==> trial 92 <==
==> flow/design.v <==
module axi_gpio #(
    parameter int N_GPIOS = 32,
    parameter int AXI_ADDR_WIDTH = 12,
    parameter int AXI_DATA_WIDTH = 32
)(
   input aclk,
   input aresetn, 
   input  logic [N_GPIOS-1:0] gpio_in_raw ,
   output logic [N_GPIOS-1:0] gpio_out,
   output logic irq,  
   output logic arready,
   input logic [AXI_ADDR_WIDTH-1:0] araddr,
   input logic arvalid,
   output logic [AXI_DATA_WIDTH-1:0] rdata,
   output logic [1:0] rresp,
   output logic rvalid,
   input logic rready,
   input logic wvalid,
   output logic wready,
   input logic [AXI_DATA_WIDTH-1:0] wdata,
   input logic [AXI_DATA_WIDTH/8-1:0] wstrb,
   input logic bready,
   output logic bvalid,
   output logic [1:0] bresp,
   output logic awready,
   input logic [AXI_ADDR_WIDTH-1:0] awaddr,
   input logic awvalid
);
  localparam logic [31:0] VERSION = 32'h0001_0000;
  localparam int WORD_IDX_W = (AXI_ADDR_WIDTH >= 2) ? (AXI_ADDR_WIDTH-2) : 1;
  localparam logic [WORD_IDX_W-1:0] VERSION_WORD = 'h0B;  
  localparam logic [WORD_IDX_W-1:0] SCRATCH_WORD = 'h0C;  
  localparam logic [WORD_IDX_W-1:0] DIR_WORD       = 'h000;  
  localparam logic [WORD_IDX_W-1:0] OUT_WORD       = 'h001;  
  localparam logic [WORD_IDX_W-1:0] OUT_SET_WORD   = 'h002;  
  localparam logic [WORD_IDX_W-1:0] OUT_CLR_WORD   = 'h003;  
  localparam logic [WORD_IDX_W-1:0] IN_WORD        = 'h004;  
  localparam logic [WORD_IDX_W-1:0] IRQ_MASK_WORD  = 'h005;  
  localparam logic [WORD_IDX_W-1:0] IRQ_STATUS_WORD= 'h006;  
  localparam logic [WORD_IDX_W-1:0] IRQ_CLEAR_WORD = 'h007;  
  localparam logic [WORD_IDX_W-1:0] EDGE_EN_WORD   = 'h008;  
  localparam logic [WORD_IDX_W-1:0] EDGE_POL_WORD  = 'h009;  
  localparam logic [WORD_IDX_W-1:0] LVL_POL_WORD   = 'h00A;  
  localparam logic [WORD_IDX_W-1:0] DEBOUNCE_WORD  = 'h00D;  
  logic [AXI_DATA_WIDTH-1:0] scratch_q;  
  logic [N_GPIOS-1:0] dir_q, out_q;
  logic [N_GPIOS-1:0] in_meta, in_sync;  
  logic [N_GPIOS-1:0] clr_mask, clr_mask_next;
  logic [N_GPIOS-1:0] irq_mask_q, irq_status_q, edge_en_q, edge_pol_q, lvl_pol_q;
  logic [7:0]         debounce_cfg_q;             
  logic [N_GPIOS-1:0] in_db_q, in_db_d;          
  logic [AXI_ADDR_WIDTH-1:0] araddr_q;
  logic [AXI_ADDR_WIDTH-1:0] awaddr_q;
  logic [AXI_DATA_WIDTH-1:0] wdata_q;
  logic [AXI_DATA_WIDTH/8-1:0] wstrb_q;
  logic                  ar_hs;  
  assign ar_hs         = arvalid & arready;
  function automatic logic [AXI_DATA_WIDTH-1:0] apply_wstrb(
    input logic [AXI_DATA_WIDTH-1:0] cur,
    input logic [AXI_DATA_WIDTH-1:0] wdata_i,
    input logic [AXI_DATA_WIDTH/8-1:0] wstrb_i
);
logic [AXI_DATA_WIDTH-1:0] mask;
mask = { {8{wstrb_i[3]}}, {8{wstrb_i[2]}}, {8{wstrb_i[1]}}, {8{wstrb_i[0]}} };
apply_wstrb = (cur & ~mask) | (wdata_i & mask);
  endfunction
function automatic [N_GPIOS-1:0] apply_wstrb_to_gpio(
  input [N_GPIOS-1:0]            prev,
  input [AXI_DATA_WIDTH-1:0]     wdata_i,
  input [AXI_DATA_WIDTH/8-1:0]   wstrb_i
);
  logic [AXI_DATA_WIDTH-1:0] prev_ext, nxt_ext;
  prev_ext                 = '0;
  prev_ext[N_GPIOS-1:0]    = prev;
  nxt_ext                  = apply_wstrb(prev_ext, wdata_i, wstrb_i);
  apply_wstrb_to_gpio = nxt_ext[N_GPIOS-1:0];
endfunction
function automatic [N_GPIOS-1:0] w1_mask_gpio(
  input [AXI_DATA_WIDTH-1:0]     wdata_i,
  input [AXI_DATA_WIDTH/8-1:0]   wstrb_i
);
  logic [AXI_DATA_WIDTH-1:0] strobe_mask;
  logic [AXI_DATA_WIDTH-1:0] masked;
  strobe_mask = '0;
  for (int b = 0; b < AXI_DATA_WIDTH/8; b++)
    strobe_mask[8*b +: 8] = {8{wstrb_i[b]}};
    masked = wdata_i & strobe_mask;
  w1_mask_gpio = masked[N_GPIOS-1:0];
endfunction
always_ff @(posedge aclk or negedge aresetn) begin
  if (!aresetn) begin
    in_meta <= '0;
    in_sync <= '0;
  end else begin
    in_meta <= gpio_in_raw;  
    in_sync <= in_meta;      
  end
end
logic [7:0] db_cnt   [0:N_GPIOS-1];  
always_ff @(posedge aclk or negedge aresetn) begin
  if (!aresetn) begin
    for (int i=0;i<N_GPIOS;i++) begin
      db_cnt[i] <= '0;
    end
    in_db_q <= '0;
  end else begin
    if (debounce_cfg_q == 8'd0) begin
      in_db_q <= in_sync;
      for (int i=0;i<N_GPIOS;i++) db_cnt[i] <= '0;
    end else begin
      for (int i=0;i<N_GPIOS;i++) begin
        if (in_sync[i] == in_db_q[i]) begin
          db_cnt[i] <= '0;  
        end else begin
          db_cnt[i] <= db_cnt[i] + 8'd1;
          if (db_cnt[i] >= debounce_cfg_q) begin
            in_db_q[i] <= in_sync[i];  
            db_cnt[i]  <= '0;
          end
        end
      end
    end
  end
end
always_ff @(posedge aclk or negedge aresetn) begin
  if (!aresetn) in_db_d <= '0;
  else          in_db_d <= in_db_q;
end
wire [N_GPIOS-1:0] rise =  in_db_q & ~in_db_d;
wire [N_GPIOS-1:0] fall = ~in_db_q &  in_db_d;
wire [N_GPIOS-1:0] edge_evt  = ((edge_pol_q & rise) | (~edge_pol_q & fall)) & edge_en_q;
wire [N_GPIOS-1:0] level_evt = (in_db_q    ^ ~lvl_pol_q) & ~edge_en_q;
wire [N_GPIOS-1:0] new_events = edge_evt | level_evt;
always_ff @(posedge aclk or negedge aresetn) begin
  if (!aresetn) begin
    irq_status_q <= '0;
  end else begin
    irq_status_q <= (irq_status_q | new_events) & ~clr_mask;
  end
end
assign irq = |(irq_status_q & irq_mask_q);
    logic aw_hs, w_hs;
    assign aw_hs = awvalid && awready;
    assign w_hs = wvalid && wready;
    always_ff @(posedge aclk or negedge aresetn)begin
        if(!aresetn)begin
            awready <= 1'b1;
            bvalid <= 1'b0;
            bresp <= 2'b00;
            wready <= 1'b1;
            awaddr_q <= '0;
            wdata_q <= '0;
            wstrb_q <= '0;
            scratch_q <= '0;
            irq_mask_q     <= '0;
            edge_en_q      <= '0;             
            edge_pol_q     <= {N_GPIOS{1'b1}};   
            lvl_pol_q      <= {N_GPIOS{1'b1}};   
            debounce_cfg_q <= 8'd0;           
            clr_mask_next <= '0;
            dir_q <= '0;
            out_q <= '0;
        end else begin
            if(awready && awvalid)begin 
                awready <= 1'b0;     
                awaddr_q <= awaddr;  
            end
            if(wready && wvalid) begin
                wready <= 1'b0;
                wdata_q <= wdata;
                wstrb_q <= wstrb;
            end
            clr_mask_next <= '0;
            if (!bvalid && !awready && !wready)begin  
                unique case (awaddr_q[AXI_ADDR_WIDTH-1:2])
                    DIR_WORD: dir_q <= apply_wstrb_to_gpio(dir_q,wdata_q,wstrb_q);
                    OUT_WORD: out_q <= apply_wstrb_to_gpio(out_q,wdata_q,wstrb_q);
                    OUT_SET_WORD: begin  
                        out_q <= out_q | w1_mask_gpio(wdata_q, wstrb_q);
                    end
                    OUT_CLR_WORD: begin  
                        out_q <= out_q & ~w1_mask_gpio(wdata_q, wstrb_q);
                    end
                    SCRATCH_WORD: scratch_q <= apply_wstrb(scratch_q, wdata_q, wstrb_q);
                    IRQ_MASK_WORD:  irq_mask_q  <= apply_wstrb_to_gpio(irq_mask_q,  wdata_q, wstrb_q);
                    EDGE_EN_WORD:   edge_en_q   <= apply_wstrb_to_gpio(edge_en_q,   wdata_q, wstrb_q);
                    EDGE_POL_WORD:  edge_pol_q  <= apply_wstrb_to_gpio(edge_pol_q,  wdata_q, wstrb_q);
                    LVL_POL_WORD:   lvl_pol_q   <= apply_wstrb_to_gpio(lvl_pol_q,   wdata_q, wstrb_q);
                    IRQ_CLEAR_WORD: begin
                      clr_mask_next <= w1_mask_gpio(wdata_q, wstrb_q);
                    end
                     DEBOUNCE_WORD: begin
                        if (wstrb_q[0]) debounce_cfg_q <= wdata_q[7:0];
                      end
                    default: ;
                endcase       
                bvalid <= 1'b1;
                bresp <= 2'b00;  
        end
            if(bvalid && bready)begin
                bvalid <= 1'b0;
                awready <= 1'b1;
                wready <= 1'b1;
        end
        end
    end
always_ff @(posedge aclk or negedge aresetn) begin
  if (!aresetn) clr_mask <= '0;
  else          clr_mask <= clr_mask_next;
end
  always_ff @(posedge aclk or negedge aresetn)begin
    if(!aresetn) begin
        arready <= 1'b1;
        rvalid <= 1'b0;
        rdata <= '0;
        rresp <= 2'b00;  
    end
    else begin
        if(arready && arvalid) begin
            araddr_q <= araddr;
            arready <= 1'b0;
            rvalid <= 1'b1;
            unique case (araddr[AXI_ADDR_WIDTH-1:2])
                DIR_WORD:      rdata <= {{(AXI_DATA_WIDTH-N_GPIOS){1'b0}}, dir_q};  
                OUT_WORD:      rdata <= {{(AXI_DATA_WIDTH-N_GPIOS){1'b0}}, out_q};
                OUT_SET_WORD:  rdata <= {{(AXI_DATA_WIDTH-N_GPIOS){1'b0}}, out_q};  
                OUT_CLR_WORD:  rdata <= {{(AXI_DATA_WIDTH-N_GPIOS){1'b0}}, out_q};  
                IN_WORD:         rdata <= {{(AXI_DATA_WIDTH-N_GPIOS){1'b0}}, in_db_q};  
                IRQ_MASK_WORD:   rdata <= {{(AXI_DATA_WIDTH-N_GPIOS){1'b0}}, irq_mask_q};
                IRQ_STATUS_WORD: rdata <= {{(AXI_DATA_WIDTH-N_GPIOS){1'b0}}, irq_status_q};
                EDGE_EN_WORD:    rdata <= {{(AXI_DATA_WIDTH-N_GPIOS){1'b0}}, edge_en_q};
                EDGE_POL_WORD:   rdata <= {{(AXI_DATA_WIDTH-N_GPIOS){1'b0}}, edge_pol_q};
                LVL_POL_WORD:    rdata <= {{(AXI_DATA_WIDTH-N_GPIOS){1'b0}}, lvl_pol_q};
                DEBOUNCE_WORD:   rdata <= {{(AXI_DATA_WIDTH-8){1'b0}}, debounce_cfg_q};
                VERSION_WORD: rdata <= VERSION;  
                SCRATCH_WORD: rdata <= scratch_q;
                default: rdata <='0;
            endcase
            rresp <= 2'b00;
        end
        if(rvalid && rready)begin
            rvalid <= 1'b0;
            arready <= 1'b1;
        end
        end
    end
    assign gpio_out = out_q & dir_q;
endmodule
==> flow/run.sh <==
#!/bin/bash
# the make line also repeats each setting of config.mk as NAME=value (left out here)
make -C /OpenROAD-flow-scripts/flow DESIGN_CONFIG=/design/flow/config.mk WORK_HOME=/design/flow/orfs CLKGATE_MAP_FILE= finish
==> flow/config.mk <==
export PLATFORM = sky130hd
export DESIGN_NAME = axi_gpio
export DESIGN_NICKNAME = axi_gpio
export VERILOG_FILES = /design/flow/design.v
export SDC_FILE = /design/flow/constraint.sdc
export NUM_CORES = 4
export LEC_CHECK = 0
export ABC_AREA = 0
export CAP_MARGIN = 10
export CELL_PAD_IN_SITES_DETAIL_PLACEMENT = 2
export CORE_MARGIN = 3
export CORE_UTILIZATION = 48
export CTS_CLUSTER_DIAMETER = 183
export CTS_CLUSTER_SIZE = 54
export GPL_ROUTABILITY_DRIVEN = 0
export GPL_TIMING_DRIVEN = 1
export HOLD_SLACK_MARGIN = 0.15
export MIN_ROUTING_LAYER = met2
export PLACE_DENSITY = 0.91
export SETUP_SLACK_MARGIN = 0.19
export SLEW_MARGIN = 5
export TNS_END_PERCENT = 55
==> flow/constraint.sdc <==
create_clock -name core_clock -period 2.56 [get_ports {aclk}]
set_input_delay 0.5120 -clock core_clock [delete_from_list [all_inputs] [get_ports {aclk}]]
set_output_delay 0.5120 -clock core_clock [all_outputs]
set_load 0.01 [all_outputs]
==> inputs of trial 38, as changes to trial 92 <==
==> flow/config.mk (replaced) <==
export PLATFORM = sky130hd
export DESIGN_NAME = axi_gpio
export DESIGN_NICKNAME = axi_gpio
export VERILOG_FILES = /design/flow/design.v
export SDC_FILE = /design/flow/constraint.sdc
export NUM_CORES = 4
export LEC_CHECK = 0
export CAP_MARGIN = 5
export CORE_MARGIN = 2
export CORE_UTILIZATION = 71
export CTS_CLUSTER_SIZE = 15
export HOLD_SLACK_MARGIN = 0.24
export SETUP_SLACK_MARGIN = -0.18
export SLEW_MARGIN = 20
export TNS_END_PERCENT = 5
==> flow/constraint.sdc (replaced) <==
create_clock -name core_clock -period 2.21 [get_ports {aclk}]
set_input_delay 0.4420 -clock core_clock [delete_from_list [all_inputs] [get_ports {aclk}]]
set_output_delay 0.4420 -clock core_clock [all_outputs]
set_load 0.01 [all_outputs]
==> inputs of trial 89, as changes to trial 92 <==
==> flow/config.mk (replaced) <==
export PLATFORM = sky130hd
export DESIGN_NAME = axi_gpio
export DESIGN_NICKNAME = axi_gpio
export VERILOG_FILES = /design/flow/design.v
export SDC_FILE = /design/flow/constraint.sdc
export NUM_CORES = 4
export LEC_CHECK = 0
export CAP_MARGIN = 15
export CORE_MARGIN = 2
export CORE_UTILIZATION = 72
export CTS_CLUSTER_SIZE = 21
export PLACE_DENSITY = 0.67
export SETUP_SLACK_MARGIN = 0.55
export SLEW_MARGIN = 20
==> flow/constraint.sdc (replaced) <==
create_clock -name core_clock -period 2.12 [get_ports {aclk}]
set_input_delay 0.4240 -clock core_clock [delete_from_list [all_inputs] [get_ports {aclk}]]
set_output_delay 0.4240 -clock core_clock [all_outputs]
set_load 0.01 [all_outputs]
==> results <==
Trial 38 finished but fails on negative setup slack. Trial 89 failed in global routing (DPL-0038). Trial 92 never finished: it broke off in clock tree synthesis on DPL-0033. Die size, highest first: trial 92, trial 38, trial 89. Synthesized cell count is the same in trial 38 and trial 92. Synthesized area is the same in trial 92 and trial 89.
